## north
// RandomNumberGenerator
module RandomNumberGenerator(clk, rst, load, key_x, seed_r, seed_g, seed_b, Rout, Gout, Bout, Key_ready);
Size in the first run: roughly 1700 cells after synthesis, about 140 flip-flops, ~92 I/O pins.
Settings: LEC_CHECK=0, ABC_AREA=1, CAP_MARGIN=20, CELL_PAD_IN_SITES_DETAIL_PLACEMENT=0, CELL_PAD_IN_SITES_GLOBAL_PLACEMENT=1, CORE_ASPECT_RATIO=1.3, CORE_MARGIN=2, CORE_UTILIZATION=66, CTS_CLUSTER_SIZE=20, GPL_ROUTABILITY_DRIVEN=1, GPL_TIMING_DRIVEN=0, MAX_ROUTING_LAYER=met5, MIN_ROUTING_LAYER=met2, PLACE_DENSITY=0.74, SETUP_SLACK_MARGIN=1.33, SLEW_MARGIN=20, TNS_END_PERCENT=55; clock period 4.91 ns.
run.sh (not shown) runs the stock make flow with config.mk's settings and CLKGATE_MAP_FILE=.
north terminated abnormally: global placement reported GPL-0301.
Setup changes, north to south
- GPL_ROUTABILITY_DRIVEN removed (was 1)
- SETUP_SLACK_MARGIN removed (was 1.33)
- CORE_ASPECT_RATIO removed (was 1.3)
- CORE_UTILIZATION changed from 66 to 64
- TNS_END_PERCENT removed (was 55)
- CELL_PAD_IN_SITES_GLOBAL_PLACEMENT removed (was 1)
- MIN_ROUTING_LAYER removed (was met2)
- CTS_CLUSTER_SIZE removed (was 20)
- MAX_ROUTING_LAYER removed (was met5)
- GPL_TIMING_DRIVEN removed (was 0)
- PLACE_DENSITY removed (was 0.74)
- ABC_AREA removed (was 1)
- CELL_PAD_IN_SITES_DETAIL_PLACEMENT removed (was 0)
- the clock period (ns, I/O delays scaled along) changed from 4.91 to 6.76
Notes after the runs:
Diff north -> south: number of distinct library cell variants in the gate-level netlist after synthesis higher; adder-cell area share of the yosys netlist higher. The average cell area after synthesis number comes out higher for south vs north. The flow did not stop early for south: all stages ran, and the layout cleared the timing, design-rule and antenna checks. Sequential cell area fraction in the yosys report: south > north. Summary of the comparison: mux cell area share after synthesis is higher in south, relative to north. north → south: die size shrank by 3.9%; post-synth area from yosys stat shrank by 6.8%; number of ports placed on the die boundary held steady; die extent in y shrank by 14%.

========
The RTL this note starts from:
==> flow/design.v <==
module RandomNumberGenerator(clk, rst, load, key_x, seed_r, seed_g, seed_b, Rout, Gout, Bout, Key_ready);
    input wire clk;
    input wire rst;
    input wire load;                  
    input wire [15:0] key_x;          
    input wire [15:0] seed_r;         
    input wire [15:0] seed_g;
    input wire [15:0] seed_b;
    output reg [7:0] Rout;
    output reg [7:0] Gout;
    output reg [7:0] Bout;
    output reg Key_ready;
    wire Rout_bit;
    wire Gout_bit;
    wire Bout_bit;
    reg[15:0] Rlfsr;
    reg[15:0] Glfsr;
    reg[15:0] Blfsr;
    reg [2:0] bit_count;
    wire Rfeedback_lfsr;
    wire Gfeedback_lfsr;
    wire Bfeedback_lfsr;
    wire Rout_lfsr;
    wire Gout_lfsr;
    wire Bout_lfsr;
    reg signed [15:0] x; 
    reg signed [31:0] x_square; 
    reg signed [31:0] x_mult;  
    reg signed [15:0] x_next;
    wire out_chaotic;
    assign Rfeedback_lfsr = Rlfsr[15] ^ Rlfsr[13] ^ Rlfsr[12] ^ Rlfsr[10]; 
    assign Gfeedback_lfsr = Glfsr[15] ^ Glfsr[13] ^ Glfsr[12] ^ Glfsr[10]; 
    assign Bfeedback_lfsr = Blfsr[15] ^ Blfsr[13] ^ Blfsr[12] ^ Blfsr[10]; 
    assign Rout_lfsr = Rlfsr[15];
    assign Gout_lfsr = Glfsr[15];
    assign Bout_lfsr = Blfsr[15];
    assign out_chaotic = x_next[15];
    assign Rout_bit = Rout_lfsr ^ out_chaotic;
    assign Gout_bit = Gout_lfsr ^ out_chaotic;
    assign Bout_bit = Bout_lfsr ^ out_chaotic;
    always @(posedge clk or posedge rst) begin
        if (rst) begin
            Rlfsr <= 16'b0000000000000001;
            Glfsr <= 16'b0000000000000010;
            Blfsr <= 16'b0000000000000011;
            x <= 16'sh7EF0;                          
            Rout <= 8'b0;
            Gout <= 8'b0;
            Bout <= 8'b0;
            Key_ready <= 0;
            bit_count <=0;
            x_square <= 0;
            x_next <= 0;
            x_mult <= 0;
        end
        else if (load) begin
            Rlfsr <= seed_r;
            Glfsr <= seed_g;
            Blfsr <= seed_b;
            x <= key_x;
            Rout <= 8'b0;
            Gout <= 8'b0;
            Bout <= 8'b0;
            Key_ready <= 0;
            bit_count <=0;
            x_square <= 0;
            x_next <= 0;
            x_mult <= 0;
        end
        else begin
            Rlfsr <= {Rlfsr[14:0], Rfeedback_lfsr};
            Glfsr <= {Glfsr[14:0], Gfeedback_lfsr};
            Blfsr <= {Blfsr[14:0], Bfeedback_lfsr};
            Rout <= {Rout[6:0], Rout_bit};
            Gout <= {Gout[6:0], Gout_bit};
            Bout <= {Bout[6:0], Bout_bit};
            if (bit_count == 3'd7) begin
                Key_ready <= 1;   
                bit_count <= 0;
            end 
            else begin
                Key_ready <= 0;
                bit_count <= bit_count + 1;
            end
            x_square <= x * x;                        
            x_mult <= x_square <<< 1;                 
            x_next <= 16'sh7FFF - x_mult[30:15];      
            x <= x_next;
        end
    end
endmodule
Settings: LEC_CHECK=0, ABC_AREA=1, CAP_MARGIN=20, CORE_ASPECT_RATIO=0.91, CORE_MARGIN=2, CORE_UTILIZATION=71, PLACE_DENSITY_LB_ADDON=0.23, SETUP_SLACK_MARGIN=1.46, SLEW_MARGIN=20, TNS_END_PERCENT=5; clock period 5.03 ns.
The first run finished but failed the layout checks on negative setup slack.
Edit:
==> flow/config.mk (replaced) <==
export PLATFORM = sky130hd
export DESIGN_NAME = RandomNumberGenerator
export DESIGN_NICKNAME = RandomNumberGenerator
export VERILOG_FILES = /design/flow/design.v
export SDC_FILE = /design/flow/constraint.sdc
export NUM_CORES = 4
export LEC_CHECK = 0
export CAP_MARGIN = 20
export CORE_MARGIN = 2
export CORE_UTILIZATION = 72
export PLACE_DENSITY = 0.8
export SLEW_MARGIN = 20
==> flow/constraint.sdc (replaced) <==
create_clock -name core_clock -period 5.94 [get_ports {clk}]
set_input_delay 1.1880 -clock core_clock [delete_from_list [all_inputs] [get_ports {clk}]]
set_output_delay 1.1880 -clock core_clock [all_outputs]
set_load 0.01 [all_outputs]
After rerunning:
- The changed run finished but failed the layout checks on negative setup slack
- first-iteration DRC count drops by 63%
- setup slack is better by 1100 ps
- wire length goes down by 39%
Edit:
--- a/flow/config.mk
+++ b/flow/config.mk
@@ -7,2 +7,3 @@
 export LEC_CHECK = 0
+export ABC_AREA = 1
 export CAP_MARGIN = 20
@@ -10,3 +11,4 @@
 export CORE_UTILIZATION = 72
-export PLACE_DENSITY = 0.8
+export CTS_CLUSTER_SIZE = 99
+export SETUP_SLACK_MARGIN = -0.1
 export SLEW_MARGIN = 20
==> flow/constraint.sdc (replaced) <==
create_clock -name core_clock -period 5.69 [get_ports {clk}]
set_input_delay 1.1380 -clock core_clock [delete_from_list [all_inputs] [get_ports {clk}]]
set_output_delay 1.1380 -clock core_clock [all_outputs]
set_load 0.01 [all_outputs]
After rerunning: The new run ran to the end with violations: negative setup slack; non-clock buffer count drops by 62; critical path depth climbs by 6; hold slack stays flat; setup slack gains 100 ps; routed wire length increases by 4.7%; design area came out higher by 1.9%; clock skew stays flat; final cell count grows by 26%.
Edit:
--- a/flow/config.mk
+++ b/flow/config.mk
@@ -7,8 +7,5 @@
 export LEC_CHECK = 0
-export ABC_AREA = 1
 export CAP_MARGIN = 20
 export CORE_MARGIN = 2
-export CORE_UTILIZATION = 72
-export CTS_CLUSTER_SIZE = 99
-export SETUP_SLACK_MARGIN = -0.1
+export CORE_UTILIZATION = 40
 export SLEW_MARGIN = 20
==> flow/constraint.sdc (replaced) <==
create_clock -name core_clock -period 10.0 [get_ports {clk}]
set_input_delay 2.0000 -clock core_clock [delete_from_list [all_inputs] [get_ports {clk}]]
set_output_delay 2.0000 -clock core_clock [all_outputs]
set_load 0.01 [all_outputs]
After rerunning:
- The changed run passed the timing, design-rule and antenna checks
- via count drops by about 28%
- design area drops by 8.4%

========
Setup of lane 1:
RTL: the design.v shown in full above, as it stands there.
Settings: LEC_CHECK=0, ABC_AREA=0, CAP_MARGIN=20, CELL_PAD_IN_SITES_DETAIL_PLACEMENT=0, CELL_PAD_IN_SITES_GLOBAL_PLACEMENT=1, CORE_ASPECT_RATIO=1.3, CORE_MARGIN=2, CORE_UTILIZATION=66, CTS_CLUSTER_SIZE=58, GPL_ROUTABILITY_DRIVEN=1, GPL_TIMING_DRIVEN=1, MAX_ROUTING_LAYER=met5, MIN_ROUTING_LAYER=met2, PLACE_DENSITY=0.74, SETUP_SLACK_MARGIN=1.33, SLEW_MARGIN=20, TNS_END_PERCENT=55; clock period 4.91 ns.
Lane 1 finished every stage; the final checks, however, were not passed, the failures being negative setup slack.
The inputs of lane 2 differ from those of lane 1 as listed below.
Settings: swapping 55 for 50 in TNS_END_PERCENT; swapping 58 for 20 in CTS_CLUSTER_SIZE; swapping 1.3 for 0.67 in CORE_ASPECT_RATIO; swapping 0 for 2 in CELL_PAD_IN_SITES_DETAIL_PLACEMENT; swapping 1 for 0 in GPL_ROUTABILITY_DRIVEN.
## What came out
Lane 2 | ERROR | 3_5_place_dp
The layout from lane 1, despite a flow that completed every stage, fails the layout checks, with the failing checks listed as negative setup slack.
The synthesized area divided by synthesized cell count of lane 1 and that of lane 2 are within noise of each other.
Yosys stat chip area essentially unchanged between lane 2 and lane 1.
As far as flip-flop and latch count after synthesis goes, lane 1 and lane 2 are indistinguishable; the numbers are identical.
Lane 2 vs lane 1 on horizontal die dimension: lane 2 is the higher one.
Re number of enable-type register cells in the synthesized netlist: no difference whatsoever between lane 1 and lane 2.
Fraction of the mapped netlist area in simple logic gates: lane 2 vs lane 1 identical
On die area, lane 1 and lane 2 are neck and neck.
Diff lane 1 -> lane 2: post-synthesis cell count from yosys neither gained nor lost much; height of the die lost 28%; initial core utilization lost 0.78 points.
Status: number of standard cells after synthesis parity (lane 1, lane 2)
The inputs of lane 3 differ from those of lane 2 as listed below.
Settings: a change of CORE_UTILIZATION from 66 to 65; a deleted MIN_ROUTING_LAYER that had been met2; a deleted CORE_ASPECT_RATIO that had been 0.67; a deleted PLACE_DENSITY that had been 0.74; a deleted CELL_PAD_IN_SITES_DETAIL_PLACEMENT that had been 2; a deleted GPL_TIMING_DRIVEN that had been 1; a deleted MAX_ROUTING_LAYER that had been met5; a deleted SETUP_SLACK_MARGIN that had been 1.33; a change of TNS_END_PERCENT from 50 to 75; a deleted ABC_AREA that had been 0; a deleted CELL_PAD_IN_SITES_GLOBAL_PLACEMENT that had been 1; a deleted CTS_CLUSTER_SIZE that had been 20; a deleted GPL_ROUTABILITY_DRIVEN that had been 0; a change of the clock period (ns, I/O delays scaled along) from 4.91 to 7.31.
### Flow results
Lane 3 went all the way through the flow, and no timing, DRC or antenna check failed.
Cell area after synthesis across lane 3 and lane 2: no real change.
Total die area: lane 3 > lane 2
Diff lane 3..lane 2 | unique cell type count in the Yosys netlist | unchanged
Edits applied to the flow inputs when going from lane 3 to lane 4:
Settings: changing CORE_UTILIZATION from 65 to 40; removing TNS_END_PERCENT (formerly 75); setting GPL_TIMING_DRIVEN to 0 for the first time; setting ABC_AREA to 1 for the first time; setting HOLD_SLACK_MARGIN to 0.27 for the first time; changing the clock period (ns, I/O delays scaled along) from 7.31 to 10.0.
### Flow results
- Lane 3 and lane 4 all finish clean.
- [lane 4] critical path required time rose 2700 ps relative to lane 3
- [compare] base=lane 3 new=lane 4: pre-CTS setup slack grew by 2710 ps; wire length reported by the detailed router +about 30%; slew at the pin with the worst max-slew slack moved down.

========
Setup of v16:
Starts from the design.v that is shown in full above.
clock: 5.87 ns
lec_check: 0
abc_area: 1
cap_margin: 20
core_margin: 2
core_utilization: 70
cts_cluster_diameter: 201
cts_cluster_size: 36
hold_slack_margin: -0.08
slew_margin: 20
Setup changes, v16 to v17
# v16
export LEC_CHECK = 0
export ABC_AREA = 1
export CAP_MARGIN = 20
export CORE_MARGIN = 2
export CORE_UTILIZATION = 70
export CTS_CLUSTER_DIAMETER = 201
export CTS_CLUSTER_SIZE = 36
export HOLD_SLACK_MARGIN = -0.08
export SLEW_MARGIN = 20
create_clock -name core_clock -period 5.87 [get_ports {clk}]
# v17
export LEC_CHECK = 0
export ABC_AREA = 1
export CAP_MARGIN = 20
export CORE_MARGIN = 2
export CORE_UTILIZATION = 71
export PLACE_DENSITY_LB_ADDON = 0.2
export SLEW_MARGIN = 20
create_clock -name core_clock -period 5.28 [get_ports {clk}]
## What came out
Worst slew margin relative to its limit, v16 and v17: lower on v17
v17 completed end to end; final checks failed (negative setup slack).
In the tables for v16 and v17, clock-buffer cell count reads higher with v17.
v16 → v17: total routing resource utilization after global routing went up; sum of routed wire length over all layers went up.
Edits applied to the flow inputs when going from v17 to v57:
# v17
export LEC_CHECK = 0
export ABC_AREA = 1
export CAP_MARGIN = 20
export CORE_MARGIN = 2
export CORE_UTILIZATION = 71
export PLACE_DENSITY_LB_ADDON = 0.2
export SLEW_MARGIN = 20
create_clock -name core_clock -period 5.28 [get_ports {clk}]
# v57
export LEC_CHECK = 0
export ABC_AREA = 1
export CAP_MARGIN = 20
export CORE_MARGIN = 2
export CORE_UTILIZATION = 72
export CTS_CLUSTER_DIAMETER = 374
export CTS_CLUSTER_SIZE = 95
export SLEW_MARGIN = 20
create_clock -name core_clock -period 7.42 [get_ports {clk}]
Results
Comparing v57 and v17, the lower number of cells on the critical path is on v57. Every stage of the flow completed for v57, and the final layout passed the timing, design-rule and antenna checks. Wire length after detailed routing, v57 and v17: larger value in v17. Met2 track demand over resource (v57 over v17): decrease, 21 points. Per the comparison of v57 with v17, via count of the first global-routing pass shows a reduction of 3255, worst slack at placement now larger. [compare] base=v17 new=v57: clock skew lower.
Inputs modified between v57 and v6:
# v57
export LEC_CHECK = 0
export ABC_AREA = 1
export CAP_MARGIN = 20
export CORE_MARGIN = 2
export CORE_UTILIZATION = 72
export CTS_CLUSTER_DIAMETER = 374
export CTS_CLUSTER_SIZE = 95
export SLEW_MARGIN = 20
create_clock -name core_clock -period 7.42 [get_ports {clk}]
# v6
export LEC_CHECK = 0
export ABC_AREA = 1
export CAP_MARGIN = 20
export CORE_MARGIN = 2
export CORE_UTILIZATION = 72
export HOLD_SLACK_MARGIN = -0.09
export PLACE_DENSITY = 0.42
export SLEW_MARGIN = 20
create_clock -name core_clock -period 5.46 [get_ports {clk}]
### Flow results
Comparing v57 and v6, instance count after placement with tap cells included is lower on v57.
Sort v57 and v6 by total global-route track usage, ascending, and v57 comes first.
When the final numbers for v57 and v6 were put side by side, the delay of the slowest cell on the worst path turned out to be smaller in v6.
Going from v57 to v6, worst setup slack went down by 1780 ps, number of remaining DRC errors was more or less identical.
v6 ended up with met5 as its topmost layer with routed signal wires; v57 ended up with met4.
Completing all stages was not enough for v6: its layout failed the final checks because of negative setup slack.

========
Setup of run 1:
RTL: the design.v shown in full above, as it stands there.
Settings: LEC_CHECK=0, CAP_MARGIN=20, CORE_ASPECT_RATIO=0.5, CORE_MARGIN=8, CORE_UTILIZATION=58, SETUP_SLACK_MARGIN=1.62, SLEW_MARGIN=20, TNS_END_PERCENT=5; clock period 10.0 ns.
Run 1 closes out successfully: all stages finished, all timing, DRC and antenna checks passed.
Relative to run 1, the following input files were edited for run 2:
Settings: swapping 5 for 20 in TNS_END_PERCENT; putting CTS_CLUSTER_SIZE at 99 where nothing was set; putting PLACE_DENSITY_LB_ADDON at 0.28 where nothing was set; putting HOLD_SLACK_MARGIN at -0.09 where nothing was set; putting ABC_AREA at 1 where nothing was set; swapping 8 for 2 in CORE_MARGIN; putting CTS_CLUSTER_DIAMETER at 362 where nothing was set; swapping 58 for 40 in CORE_UTILIZATION; clearing SETUP_SLACK_MARGIN, which used to be 1.62.
==> results <==
- Run 2 finished every step from synthesis to the final layout, and the layout passed the timing, design-rule and antenna checks.
- Compared to run 1, run 2 has met1 capacity usage during global routing 0.74 points lower.
- Setup slack in run 2 is larger than in run 1.
- Delta (run 2 minus run 1): multiplexer fraction of the synthesized cell area decreased 5.6 points, worst endpoint required time essentially unchanged, final critical-path share of the clock period decreased 10 points.
Input-level comparison between run 3 and run 2:
Settings: CTS_CLUSTER_DIAMETER no longer set, was 362; PLACE_DENSITY_LB_ADDON no longer set, was 0.28; CTS_CLUSTER_SIZE no longer set, was 99; CORE_UTILIZATION now 68, was 40; HOLD_SLACK_MARGIN no longer set, was -0.09; ABC_AREA no longer set, was 1; TNS_END_PERCENT now 5, was 20.
==> results <==
- Diff run 2 -> run 3: register-to-register slack now sits lower; post-detailed-route via-to-cell ratio now sits higher.
- Taking run 2 as the reference, in run 3 area after synthesis went down about 7%; non-clock buffer count went down about 3%.
- As far as area share of and-or/or-and cells after synthesis is concerned, run 2 and run 3 perform about the same.
- From run 2 to run 3 the numbers moved as follows: synthesized area divided by synthesized cell count picked up an extra 29%, slack of the critical path lost 900 ps, final worst hold slack picked up an extra 5.0 ps.
- In run 3 the design area turned out about 7% lower than in run 2.
- Share of cell area taken by multi-input logic gates: run 3 vs run 2 up 1.7 points
Here is what was changed in the inputs of run 4 compared with run 3.
Settings: SETUP_SLACK_MARGIN: unset -> 1.75; CORE_UTILIZATION: 68 -> 58; CORE_MARGIN: 2 -> 8.
==> results <==
Run 4 completed; timing, DRC and antenna clean. Routability-driven placement congestion ratio went down by a few percent going from run 3 to run 4. In run 4, the register-to-register slack came out 100 ps below the value in run 3. Per the comparison of run 4 with run 3, final design instance area without fill essentially unchanged, clock skew now larger, clock distribution area overhead in the final layout about even. Number of sinks handled by clock tree synthesis: run 3 vs run 4 identical.
Inputs modified between run 4 and run 5:
Settings: swapping 5 for 20 in TNS_END_PERCENT; swapping 8 for 2 in CORE_MARGIN; putting CTS_CLUSTER_SIZE at 99 where nothing was set; putting HOLD_SLACK_MARGIN at -0.09 where nothing was set; putting ABC_AREA at 1 where nothing was set; clearing SETUP_SLACK_MARGIN, which used to be 1.75; swapping 58 for 40 in CORE_UTILIZATION; swapping 0.5 for 1.95 in CORE_ASPECT_RATIO; putting CTS_CLUSTER_DIAMETER at 362 where nothing was set.
==> results <==
Going from run 4 to run 5, post-route standard cell area excluding fillers picked up an extra about 7%; number of clock buffers in the layout picked up an extra 1.
Measured against each other, run 5 and run 4 differ in final critical-path required period, the higher figure coming from run 4.
From run 4 to run 5 the numbers moved as follows: slack of the worst reg-to-reg path now sits higher.
Taking run 4 as the reference, in run 5 biggest cell delay along the critical path flat; post-synthesis to final-layout area growth went down.
